==> flow/design.v (excerpt) <==
module conv_mac (
    input         clk,
    input         rst,           
    input         in_valid,
    input  [31:0] OperandA,      
    input  [31:0] OperandB,      
    input  [7:0]  kernel_size,
    output        out_valid,
    output [31:0] result
);
Settings: LEC_CHECK=0, ABC_AREA=1, CAP_MARGIN=20, CELL_PAD_IN_SITES_DETAIL_PLACEMENT=0, CELL_PAD_IN_SITES_GLOBAL_PLACEMENT=0, CORE_ASPECT_RATIO=0.5, CORE_MARGIN=2, CORE_UTILIZATION=43, CTS_CLUSTER_DIAMETER=336, CTS_CLUSTER_SIZE=99, GPL_ROUTABILITY_DRIVEN=0, MAX_ROUTING_LAYER=met4, MIN_ROUTING_LAYER=met1, PLACE_DENSITY_LB_ADDON=0.3, SLEW_MARGIN=20, TNS_END_PERCENT=5; clock period 74.6 ns.
run.sh (not shown) runs the stock make flow with config.mk's settings and CLKGATE_MAP_FILE=.
The baseline went through all stages and came out clean.
Edit:
Settings changed: CELL_PAD_IN_SITES_DETAIL_PLACEMENT 0 to unset, CELL_PAD_IN_SITES_GLOBAL_PLACEMENT 0 to unset, CORE_ASPECT_RATIO 0.5 to unset, CORE_UTILIZATION 43 to 72, CTS_CLUSTER_DIAMETER 336 to 215, CTS_CLUSTER_SIZE 99 to 60, GPL_ROUTABILITY_DRIVEN 0 to unset, MAX_ROUTING_LAYER met4 to unset, MIN_ROUTING_LAYER met1 to unset, PLACE_DENSITY_LB_ADDON 0.3 to unset, TNS_END_PERCENT 5 to unset.
Clock period 74.6 ns to 37.4 ns, I/O delays scaled along.
This time the run finished with negative setup slack left.
Non-clock buffer count goes up by 273.
Worst hold slack is better by 0.012 ns.
Area after synthesis is unchanged.
Wire length rose by a few percent.
Global-route usage increases by 14 points.
Via count climbs by roughly a tenth.
Die size fell by well over a third.
Edit:
Settings changed: CORE_UTILIZATION 72 to 69, CTS_CLUSTER_DIAMETER 215 to unset, CTS_CLUSTER_SIZE 60 to unset, PLACE_DENSITY set to 0.43.
Clock period 37.4 ns to 52.4 ns, I/O delays scaled along.
What happened: The new run ran to the end with no violations; final area shrinks by roughly a tenth; die size climbs by a few percent; synthesized area does not change; clock skew shrinks by 0.011 ns; count of clock-buffer cells in the layout is higher by 2; setup slack gains 5.5 ns.
Edit:
Settings changed: ABC_AREA 1 to unset, CORE_UTILIZATION 69 to 40, PLACE_DENSITY 0.43 to unset.
Clock period 52.4 ns to 43.0 ns, I/O delays scaled along.
Outcome:
- sequential share of layout area is about the same
- global-route usage went down by 13 points
- core utilization went down by 29 points
- hold slack degrades by 0.033 ns
- sequential cell count is unchanged
- wire length went up by about 14%
- worst setup slack degrades by 2.5 ns
- synthesized area went down by 3.6%


Setup of amber:
The RTL this note starts from:
==> flow/design.v <==
module floating_Mult(
    input               clk, 
    input               rst,
    input       [31:0]  OperandA,
    input       [31:0]  OperandB,
    input               in_valid,
    output              zero_exponent,  
    output              Exception,  
    output              NaN,  
    output reg          out_valid,
    output reg  [31:0]  out
);
    reg sign_out;
    reg normalize;  
    reg [7:0] Exponent_out;
    reg [22:0] Mantissa_out;
    reg [23:0] OperandA_reg, OperandB_reg;  
    reg [47:0] Mantissa_product;
    localparam BIAS = 127;
    always @(*) begin
        out = 32'b0;
        out_valid = 1'b0;
        sign_out = 1'b0;
        normalize = 1'b0;
        Exponent_out = 8'b0;
        Mantissa_out = 23'b0;
        OperandA_reg = 24'b0;
        OperandB_reg = 24'b0;
        Mantissa_product = 48'b0;
        if(~rst) begin
            out = 32'b0;
            out_valid = 1'b0;
        end
        else if(in_valid) begin 
            sign_out = OperandA[31] ^ OperandB[31];
       		OperandA_reg = (|OperandA[30:23]) ? {1'b1, OperandA[22:0]} : {1'b0, OperandA[22:0]};
            OperandB_reg = (|OperandB[30:23]) ? {1'b1, OperandB[22:0]} : {1'b0, OperandB[22:0]};
            Mantissa_product = OperandA_reg * OperandB_reg;
            normalize = Mantissa_product[47];  
            if(~normalize && ~zero_exponent) begin
      			Mantissa_product = Mantissa_product << 1 ;
      			Mantissa_out = Mantissa_product[46:24] + Mantissa_product[23] ;  
      			normalize = Mantissa_product[47];
      			Exponent_out = (OperandA[30:23] + OperandB[30:23] - BIAS);
    		end
  			else begin
  				Mantissa_out = Mantissa_product [46:24];  
  				Exponent_out = (OperandA[30:23] + OperandB[30:23] - BIAS) + normalize;
  			end
            if (zero_exponent) begin
                out = 32'b0;
                out_valid = 1'b1;
            end
            else if(NaN) begin
                out = {sign_out,8'b1111_1111, 23'b111_1111_1111_1111_1111_1111};
                out_valid = 1'b1;
            end
            else if(Exception) begin
                out = {sign_out,8'b1111_1111,23'b0};
                out_valid = 1'b1;
            end
            else if (normalize) begin
                out = {sign_out, Exponent_out, Mantissa_out};
                out_valid = 1'b1;
            end
        end
        else begin  
            out = 32'b0;
            out_valid = 1'b0;
        end
    end
    assign Exception = ( ( (&OperandA[30:23]) && (OperandA[22:0] == 0) )   || ( (&OperandB[30:23]) && (OperandB[22:0] == 0) ) ) ? 1'b1 : 1'b0;
    assign zero_exponent = ((OperandA[30:23] == 0) | (OperandB[30:23] == 0)) ? 1'b1 : 1'b0;
    assign NaN =( ( (OperandA[30:23] == 8'b1111_1111) && (OperandA [22:0] != 23'b0) ) || ( (OperandB[30:23] == 8'b1111_1111) && (OperandB [22:0] != 23'b0) ) ) ? 1 : 0; 
endmodule
module Adder(
    input               clk,
    input               rst,
    input       [31:0]  OperandA,
    input       [31:0]  OperandB,
    input               in_valid,
    output              Exception,  
    output              zero_exponent,
    output              NaN,
    output reg out_valid,
output reg [31:0] out
    );
reg signA;
reg [23:0] mantissaA;
reg [7:0] expA;
reg signB;
reg [23:0] mantissaB;
reg [7:0] expB, expB_new;
reg [24:0] mantissa_sum;
reg [23:0] mantissaB_shift;
reg sign_out;
reg [7:0] exp_out;
reg [22:0] mantissa_out;
reg [8:0] Diff_exponent;  
integer norm_i;
always @(*) begin
    out = 32'b0;
    out_valid = 1'b0;
    expB_new = 8'b0;
    mantissa_sum = 25'b0;
    mantissaB_shift = 24'b0;
    sign_out = 1'b0;
    exp_out = 8'b0;
    mantissa_out = 23'b0;
    Diff_exponent = 9'b0;
    signA = OperandA [31];
    expA = OperandA [30:23];
    mantissaA = (|OperandA[30:23]) ? {1'b1, OperandA[22:0]} : {1'b0, OperandA[22:0]};
    signB = OperandB [31];
    expB = OperandB [30:23];
    mantissaB = (|OperandB[30:23]) ? {1'b1, OperandB[22:0]} : {1'b0, OperandB[22:0]};
    if (~rst) begin
        out = 32'b0;
        out_valid = 1'b0;
    end
    else if(in_valid) begin
       if (expA < expB) begin
            {signA, expA, mantissaA, signB, expB, mantissaB} = {signB, expB, mantissaB, signA, expA, mantissaA};
        end
        Diff_exponent = expA - expB ;
        expB_new = expB + Diff_exponent ;
        mantissaB_shift = (Diff_exponent > 0) ? mantissaB >> Diff_exponent : mantissaB ;
        exp_out = expA;
        if(signA == signB) begin
            mantissa_sum = mantissaA + mantissaB_shift;
            sign_out = signA;
        end
        else begin
        if(mantissaA >= mantissaB_shift) begin
            mantissa_sum = mantissaA - mantissaB_shift;
            sign_out = signA;
        end
        else begin
            mantissa_sum = mantissaB_shift - mantissaA;
            sign_out = signB ;
        end
        end
        if(mantissa_sum[24]) begin
            mantissa_sum = mantissa_sum >> 1;  
            exp_out = exp_out + 1 ;
        end 
        for (norm_i = 0; norm_i < 24; norm_i = norm_i + 1)
            if (~ mantissa_sum[23] & (|mantissa_sum) )
            begin
            mantissa_sum = mantissa_sum << 1;
            exp_out = exp_out - 1;
            end
        mantissa_out = mantissa_sum[22:0];
         if(NaN) begin
            out = {sign_out,8'b1111_1111, 23'b111_1111_1111_1111_1111_1111};
            out_valid = 1'b1;
        end
        else if(Exception) begin
            out = {sign_out,8'b1111_1111,23'b0};
            out_valid = 1'b1;
        end
        else begin
            out = {sign_out, exp_out, mantissa_out};
            out_valid = 1'b1;
        end
    end
    else begin
        out_valid = 1'b0;
    end
end
assign NaN =( ( (OperandA[30:23] == 8'b1111_1111) && (OperandA [22:0] != 23'b0) ) || ( (OperandB[30:23] == 8'b1111_1111) && (OperandB [22:0] != 23'b0) ) ) ? 1 : 0;
assign Exception = ( ( (&OperandA[30:23]) && (OperandA[22:0] == 0) )   || ( (&OperandB[30:23]) && (OperandB[22:0] == 0) ) ) ? 1'b1 : 1'b0;
endmodule 
module Accumulator(
    input               clk, 
    input               rst,
    input    [31:0]     IN1,
    input               in_valid,
    input [7:0]         kernel_size,
    output reg [31:0]   Accumulator,
    output reg              output_valid
    );
wire [31:0] out;
wire [15:0] counter_tmp;
reg  [15:0] counter ;
assign counter_tmp = kernel_size*kernel_size;
always @(posedge clk or negedge rst) begin
    if(~rst) begin
        Accumulator <= 0;
        output_valid <= 0;
        counter <= 0;
    end
    else if (in_valid) begin
      counter <= counter + 1 ;
        if (counter == counter_tmp-1)
          begin
            counter <= 0;
            output_valid <= 1;
            Accumulator <= (counter == 0) ? IN1 : out;  
          end
        else if (counter == 0)begin
          Accumulator <= IN1;  
          output_valid <= 0;
        end
       else
         begin
        Accumulator <= out;
        output_valid <= 0;
         end
    end
    else begin
      Accumulator <= Accumulator;  
      output_valid <= 0;
      end
end
        Adder add_inst(
            .clk(clk),
            .rst(rst),
            .OperandA(IN1),
            .OperandB(Accumulator),
            .in_valid(in_valid),
            .Exception(),
            .zero_exponent(),
            .NaN(),
            .out_valid(),
            .out(out)
        );
endmodule 
module conv_mac (
    input         clk,
    input         rst,           
    input         in_valid,
    input  [31:0] OperandA,      
    input  [31:0] OperandB,      
    input  [7:0]  kernel_size,
    output        out_valid,
    output [31:0] result
);
wire        acc_en;
wire [31:0] mult_result;
floating_Mult multiplier(
    .clk(clk),
    .rst(rst),
    .OperandA(OperandA),
    .OperandB(OperandB),
    .in_valid(in_valid),
    .zero_exponent(),
    .Exception(),
    .NaN(),
    .out_valid(acc_en),
    .out(mult_result)
);
Accumulator accumulator(
    .clk(clk),
    .rst(rst),
    .IN1(mult_result),
    .in_valid(acc_en),
    .Accumulator(result),
    .output_valid(out_valid),
    .kernel_size(kernel_size)
);
endmodule
==> flow/config.mk <==
export PLATFORM = sky130hd
export DESIGN_NAME = conv_mac
export DESIGN_NICKNAME = conv_mac
export VERILOG_FILES = /design/flow/design.v
export SDC_FILE = /design/flow/constraint.sdc
export NUM_CORES = 4
export LEC_CHECK = 0
export ABC_AREA = 1
export CAP_MARGIN = 20
export CELL_PAD_IN_SITES_DETAIL_PLACEMENT = 2
export CORE_MARGIN = 2
export CORE_UTILIZATION = 62
export CTS_CLUSTER_DIAMETER = 53
export GPL_TIMING_DRIVEN = 0
export MIN_ROUTING_LAYER = met2
export SLEW_MARGIN = 0
export TNS_END_PERCENT = 65
==> flow/constraint.sdc <==
create_clock -name core_clock -period 43.3 [get_ports {clk}]
set_input_delay 8.6600 -clock core_clock [delete_from_list [all_inputs] [get_ports {clk}]]
set_output_delay 8.6600 -clock core_clock [all_outputs]
set_load 0.01 [all_outputs]
Status(amber) = ERROR, stage = 3_5_place_dp
## Diff of input files: harbor against amber
Settings: CORE_UTILIZATION changed from 62 to 10; CELL_PAD_IN_SITES_DETAIL_PLACEMENT removed (was 2); GPL_TIMING_DRIVEN removed (was 0); TNS_END_PERCENT removed (was 65); MIN_ROUTING_LAYER removed (was met2); SLEW_MARGIN changed from 0 to 20; CTS_CLUSTER_DIAMETER removed (was 53); ABC_AREA removed (was 1); the clock period (ns, I/O delays scaled along) changed from 43.3 to 52.4.
Results
Of amber and harbor, only harbor finishes the flow clean.
Status(amber) = ERROR, stage = 3_5_place_dp
Diff amber -> harbor | horizontal extent of the die | up by more than 100%
Going from amber to harbor, the die area was enlarged.
Diff amber and harbor: die outline height higher in harbor
Number of distinct library cell variants in the gate-level netlist after synthesis, amber and harbor, higher one = harbor.
Between amber and harbor, the portion of the post-synthesis area used by sequential elements does not differ in any meaningful way.
What amber reported for port buffer count has to be multiplied by 1.6 to get the figure for harbor.
#### Input delta (violet over harbor)
Settings: SLEW_MARGIN now 30, was 20; CORE_UTILIZATION now 61, was 10; GPL_ROUTABILITY_DRIVEN now 0, previously not set; MAX_ROUTING_LAYER now met5, previously not set; GPL_TIMING_DRIVEN now 0, previously not set; CTS_CLUSTER_DIAMETER now 340, previously not set; the clock period (ns, I/O delays scaled along) now 33.2, was 52.4.
### Flow results
What the final checks of violet revealed, after a flow that finished every stage, was a layout that fails on negative setup slack. Register cell area after layout: violet vs harbor identical. violet leaves less setup margin than harbor. Looking at count of input and output buffers, violet sits about 15% lower than harbor does.
Input-level comparison between quartz and violet:
Settings: a change of CORE_UTILIZATION from 61 to 40; a change of SLEW_MARGIN from 30 to 20; a deleted GPL_ROUTABILITY_DRIVEN that had been 0; a deleted GPL_TIMING_DRIVEN that had been 0; a deleted MAX_ROUTING_LAYER that had been met5; a deleted CTS_CLUSTER_DIAMETER that had been 340; a change of the clock period (ns, I/O delays scaled along) from 33.2 to 44.0.
==> results <==
quartz: full flow OK, the timing, design-rule and antenna checks passed. quartz vs. violet: clock latency on the worst-skew pair comparable; final wirelength now smaller; minimum hold slack now smaller. Compared to violet, quartz has half-perimeter wire length after detailed placement about 1.3% lower. Delta (quartz minus violet): sequential share of layout area has increased.
